Setup of build 30:
## layer
module layer #(
    parameter DATA_WIDTH = 8,                  
    parameter INPUT_SIZE = 28,                  
    parameter KERNEL_SIZE = 3,                
    parameter POOL_SIZE = 2,                    
    parameter STRIDE = 1,                          
    parameter ACTIVATION_TYPE = 1'b1,        
    parameter POOL_TYPE = 1'b1                     
)(
    input clk, global_rst, ce,
    input [DATA_WIDTH-1:0] myInput,
    input [KERNEL_SIZE*KERNEL_SIZE*DATA_WIDTH-1:0] weight,
    input [DATA_WIDTH-1:0] bias,
    output [DATA_WIDTH-1:0] data_out,
    output valid_op, 
    output end_op
);
Settings: LEC_CHECK=0, ABC_AREA=0, CAP_MARGIN=20, CELL_PAD_IN_SITES_DETAIL_PLACEMENT=0, CELL_PAD_IN_SITES_GLOBAL_PLACEMENT=2, CORE_MARGIN=2, CORE_UTILIZATION=21, CTS_CLUSTER_SIZE=36, GPL_TIMING_DRIVEN=1, MAX_ROUTING_LAYER=met5, MIN_ROUTING_LAYER=met1, PLACE_DENSITY_LB_ADDON=0.28, SETUP_SLACK_MARGIN=0.68, SLEW_MARGIN=15; clock period 5.5 ns.
run.sh (not shown) runs the stock make flow with config.mk's settings and CLKGATE_MAP_FILE=.
Input-level comparison between build 5 and build 30:
Settings: HOLD_SLACK_MARGIN now 0.3, previously not set; CORE_MARGIN now 6, was 2; SLEW_MARGIN now 25, was 15; CTS_CLUSTER_SIZE now 44, was 36; CORE_ASPECT_RATIO now 1.88, previously not set; TNS_END_PERCENT now 30, previously not set; MAX_ROUTING_LAYER now met4, was met5; ABC_AREA now 1, was 0; the clock period (ns, I/O delays scaled along) now 3.28, was 5.5.
Findings:
Every run in build 5 and build 30 closed cleanly, with the single exception of build 5. Build 30 ended up with met5 as its highest metal layer with signal wires; build 5 ended up with met4. Build 5 gives less clock insertion delay at the later pin of the skew report than build 30 did. Taking build 5 as 1.0, build 30 lands at 0.75 on number of global-route vias before repair. Between build 30 and build 5, final cell count increased.
What build 35 does differently from build 5 at the input level:
Settings: a change of ABC_AREA from 1 to 0; a change of CTS_CLUSTER_SIZE from 44 to 36; a deleted CORE_ASPECT_RATIO that had been 1.88; a change of CORE_MARGIN from 6 to 2; a deleted TNS_END_PERCENT that had been 30; a change of MAX_ROUTING_LAYER from met4 to met5; a change of CORE_UTILIZATION from 21 to 57; a deleted HOLD_SLACK_MARGIN that had been 0.3; a change of SETUP_SLACK_MARGIN from 0.68 to 1.48; a change of SLEW_MARGIN from 25 to 20; a change of CELL_PAD_IN_SITES_GLOBAL_PLACEMENT from 2 to 0; a change of the clock period (ns, I/O delays scaled along) from 3.28 to 5.5.
Both conditions hold for build 35: the flow ran to the end and the final layout passed the timing, DRC and antenna checks.
Diff build 5 -> build 35 | fraction of area in registers | increase of 4.6 points
Taking build 5 as the reference point, the total placed instance area of build 35 falls by about 13%.
Summary of build 35 over build 5: critical path depth fell 10; share of the cycle needed by the critical path after routing has decreased.
Of the two values seen for worst min-delay path category, input port to register was produced by build 5 and register to register by build 35.
Setup changes, build 35 to build 11
Settings: SETUP_SLACK_MARGIN removed (was 1.48); PLACE_DENSITY_LB_ADDON removed (was 0.28); CELL_PAD_IN_SITES_GLOBAL_PLACEMENT removed (was 0); GPL_TIMING_DRIVEN removed (was 1); CORE_UTILIZATION changed from 57 to 61; ABC_AREA removed (was 0); MAX_ROUTING_LAYER removed (was met5); CTS_CLUSTER_SIZE removed (was 36); MIN_ROUTING_LAYER removed (was met1); CELL_PAD_IN_SITES_DETAIL_PLACEMENT removed (was 0); the clock period (ns, I/O delays scaled along) changed from 5.5 to 4.49.
### Flow results
- From build 35 to build 11 the numbers moved as follows: register fraction of the total cell area now sits higher, area growth from synthesis to layout lower, core region area now sits lower, count of non-CTS buffers in the layout higher.
- As far as post-synthesis chip area from yosys goes, build 11 and build 35 are indistinguishable; the numbers are identical.
- Looking at via count, build 11 sits 125 higher than build 35 does.
- Relative to build 35, count of clock-buffer cells in the layout increased by 15 in build 11.
- Build 11: violation count after the first detailed-route iteration lower than build 35
- Against build 35, routed wire length in build 11 came out better.
- The flop-to-flop setup slack in build 11 was lower than what build 35 gave.
- Of build 11 and build 35, it is build 11 that has the lower post-layout instance area.
> inputs changed (build 11 -> build 53)
Settings: swapping 61 for 40 in CORE_UTILIZATION; swapping 4.49 for 5.0 in the clock period (ns, I/O delays scaled along).
## What came out
Compared with build 11, build 53 shows a number of vias per cell after detailed routing that is about 10% lower. Re via count: build 53 and build 11 aren't equal, and the higher value belongs to build 11. Build 53 ended up with a lower first-pass GRT wire length than build 11 did. In terms of hold slack, build 11 and build 53 differ only marginally. Width of the chip, build 53 and build 11: larger value in build 53. Clock buffer and inverter area fraction after layout in build 53 is 0.64 points higher than in build 11. From build 53 to build 11, final-report hold violation count did not move at all. Comparing build 53 and build 11, the higher fraction of the core area covered by cells at the end of the flow was measured on build 11. Any difference in clock buffer count in the final layout between build 11 and build 53 is small enough to ignore.


layer again, from the RTL that the note above started with.
make LEC_CHECK=0 ABC_AREA=0 CAP_MARGIN=20 CELL_PAD_IN_SITES_DETAIL_PLACEMENT=0 CELL_PAD_IN_SITES_GLOBAL_PLACEMENT=0 CORE_MARGIN=2 CORE_UTILIZATION=71 CTS_CLUSTER_SIZE=36 GPL_TIMING_DRIVEN=1 MAX_ROUTING_LAYER=met5 MIN_ROUTING_LAYER=met1 PLACE_DENSITY=0.65 SETUP_SLACK_MARGIN=-0.2 SLEW_MARGIN=20 TNS_END_PERCENT=5 finish   # period 2.49 ns
The starting point ran to the end with violations: setup timing.
Rerun with:
Settings changed: CORE_UTILIZATION 71 to 66, MAX_ROUTING_LAYER met5 to met4, PLACE_DENSITY 0.65 to default, SETUP_SLACK_MARGIN -0.2 to 1.48, TNS_END_PERCENT 5 to default.
Clock period 2.49 ns to 5.5 ns, I/O delays scaled along.
=>
- Now the flow finished clean
- setup slack improved by 2400 ps
- count of clock-buffer cells in the layout stays the same
- routed wire length falls by 14%
- global-route usage falls by 4.7 points
- core utilization went down by 8.7 points
- die size increases by 7.4%
- worst hold slack is better by 260 ps
- power is lower by 57%
- area after synthesis does not change
- cell area goes down by 2.5%
- register-to-register slack is better by 2900 ps
Rerun with:
Settings changed: ABC_AREA 0 to 1, CELL_PAD_IN_SITES_DETAIL_PLACEMENT 0 to default, CELL_PAD_IN_SITES_GLOBAL_PLACEMENT 0 to default, CORE_UTILIZATION 66 to 69, CTS_CLUSTER_SIZE 36 to default, GPL_TIMING_DRIVEN 1 to default, MAX_ROUTING_LAYER met4 to default, MIN_ROUTING_LAYER met1 to default, SETUP_SLACK_MARGIN 1.48 to default.
Clock period 5.5 ns to 2.88 ns, I/O delays scaled along.
The new run finished but fails on setup timing; cell count goes up by 32%; wire length increases by 22%; utilization came out higher by 6.6 points; design area rose by 8.9%.
Rerun with:
Settings changed: CORE_ASPECT_RATIO from default to 1.39, CORE_UTILIZATION 69 to 72, CTS_CLUSTER_SIZE from default to 10, PLACE_DENSITY_LB_ADDON from default to 0.12, SETUP_SLACK_MARGIN from default to 0.32.
Clock period 2.88 ns to 1.08 ns, I/O delays scaled along.
What happened:
- The new run failed in 4_1_cts with DPL-0033
- area after synthesis does not change
- die area goes down by a few percent
- synthesized cell count stays the same


layer again, from the RTL that the note above started with.
==> flow/config.mk <==
export PLATFORM = sky130hd
export DESIGN_NAME = layer
export DESIGN_NICKNAME = layer
export VERILOG_FILES = /design/flow/design.v
export SDC_FILE = /design/flow/constraint.sdc
export NUM_CORES = 4
export LEC_CHECK = 0
export ABC_AREA = 1
export CAP_MARGIN = 20
export CORE_MARGIN = 2
export CORE_UTILIZATION = 72
export CTS_CLUSTER_DIAMETER = 400
export CTS_CLUSTER_SIZE = 10
export PLACE_DENSITY_LB_ADDON = 0.08
export SETUP_SLACK_MARGIN = -0.2
export SLEW_MARGIN = 40
==> flow/constraint.sdc <==
create_clock -name core_clock -period 2.32 [get_ports {clk}]
set_input_delay 0.4640 -clock core_clock [delete_from_list [all_inputs] [get_ports {clk}]]
set_output_delay 0.4640 -clock core_clock [all_outputs]
set_load 0.01 [all_outputs]
The baseline ran to the end with violations: setup timing.
Then changed:
Settings changed: CTS_CLUSTER_DIAMETER 400 to unset, PLACE_DENSITY set to 0.39, PLACE_DENSITY_LB_ADDON 0.08 to unset, SETUP_SLACK_MARGIN -0.2 to 0.32, SLEW_MARGIN 40 to 20.
Clock period 2.32 ns to 1.08 ns, I/O delays scaled along.
After rerunning: This time the run failed in global routing (5_1_grt), error DPL-0038. Synthesized cell count does not change. Die size is unchanged. Area after synthesis is unchanged.
Then changed:
Settings changed: ABC_AREA 1 to unset, CTS_CLUSTER_SIZE 10 to 40, PLACE_DENSITY 0.39 to 0.37, SETUP_SLACK_MARGIN 0.32 to 0.3.
Clock period 1.08 ns to 3.43 ns, I/O delays scaled along.
What happened: The changed run completed, yet does not pass: setup timing. Area after synthesis decreases by 4.9%. Synthesized cell count went down by 26%. Die size is lower by 4.8%.


Starting RTL as in the previous note.
// layer
module layer #(
    parameter DATA_WIDTH = 8,                  
    parameter INPUT_SIZE = 28,                  
    parameter KERNEL_SIZE = 3,                
    parameter POOL_SIZE = 2,                    
    parameter STRIDE = 1,                          
    parameter ACTIVATION_TYPE = 1'b1,        
    parameter POOL_TYPE = 1'b1                     
)(
    input clk, global_rst, ce,
    input [DATA_WIDTH-1:0] myInput,
    input [KERNEL_SIZE*KERNEL_SIZE*DATA_WIDTH-1:0] weight,
    input [DATA_WIDTH-1:0] bias,
    output [DATA_WIDTH-1:0] data_out,
    output valid_op, 
    output end_op
);
==> flow/config.mk <==
export PLATFORM = sky130hd
export DESIGN_NAME = layer
export DESIGN_NICKNAME = layer
export VERILOG_FILES = /design/flow/design.v
export SDC_FILE = /design/flow/constraint.sdc
export NUM_CORES = 4
export LEC_CHECK = 0
export ABC_AREA = 0
export CAP_MARGIN = 20
export CELL_PAD_IN_SITES_GLOBAL_PLACEMENT = 2
export CORE_MARGIN = 2
export CORE_UTILIZATION = 52
export CTS_CLUSTER_SIZE = 26
export GPL_ROUTABILITY_DRIVEN = 0
export GPL_TIMING_DRIVEN = 0
export MAX_ROUTING_LAYER = met4
export MIN_ROUTING_LAYER = met2
export SETUP_SLACK_MARGIN = 0.26
export SLEW_MARGIN = 20
==> flow/constraint.sdc <==
create_clock -name core_clock -period 3.41 [get_ports {clk}]
set_input_delay 0.6820 -clock core_clock [delete_from_list [all_inputs] [get_ports {clk}]]
set_output_delay 0.6820 -clock core_clock [all_outputs]
set_load 0.01 [all_outputs]
The starting point finished but failed the layout checks on negative setup slack.
Rerun with:
- ABC_AREA: 0 -> 1
- CELL_PAD_IN_SITES_GLOBAL_PLACEMENT: 2 -> default
- CORE_UTILIZATION: 52 -> 72
- CTS_CLUSTER_DIAMETER: default -> 400
- CTS_CLUSTER_SIZE: 26 -> default
- GPL_ROUTABILITY_DRIVEN: 0 -> default
- GPL_TIMING_DRIVEN: 0 -> default
- MAX_ROUTING_LAYER: met4 -> default
- MIN_ROUTING_LAYER: met2 -> default
- SETUP_SLACK_MARGIN: 0.26 -> default
- clock period: 3.41 -> 2.32 ns (I/O delays scaled with it)
What happened:
- The changed run completed, yet does not pass: negative setup slack
- count of clock-buffer cells in the layout shrinks by 17
- cell area goes up by 5.0%
- setup slack loses 1400 ps
- flip-flop count is unchanged
- via count went up by 2.0%
- non-clock buffer count is unchanged
Power figures rest on the tool's default switching activity, not on a simulated workload.
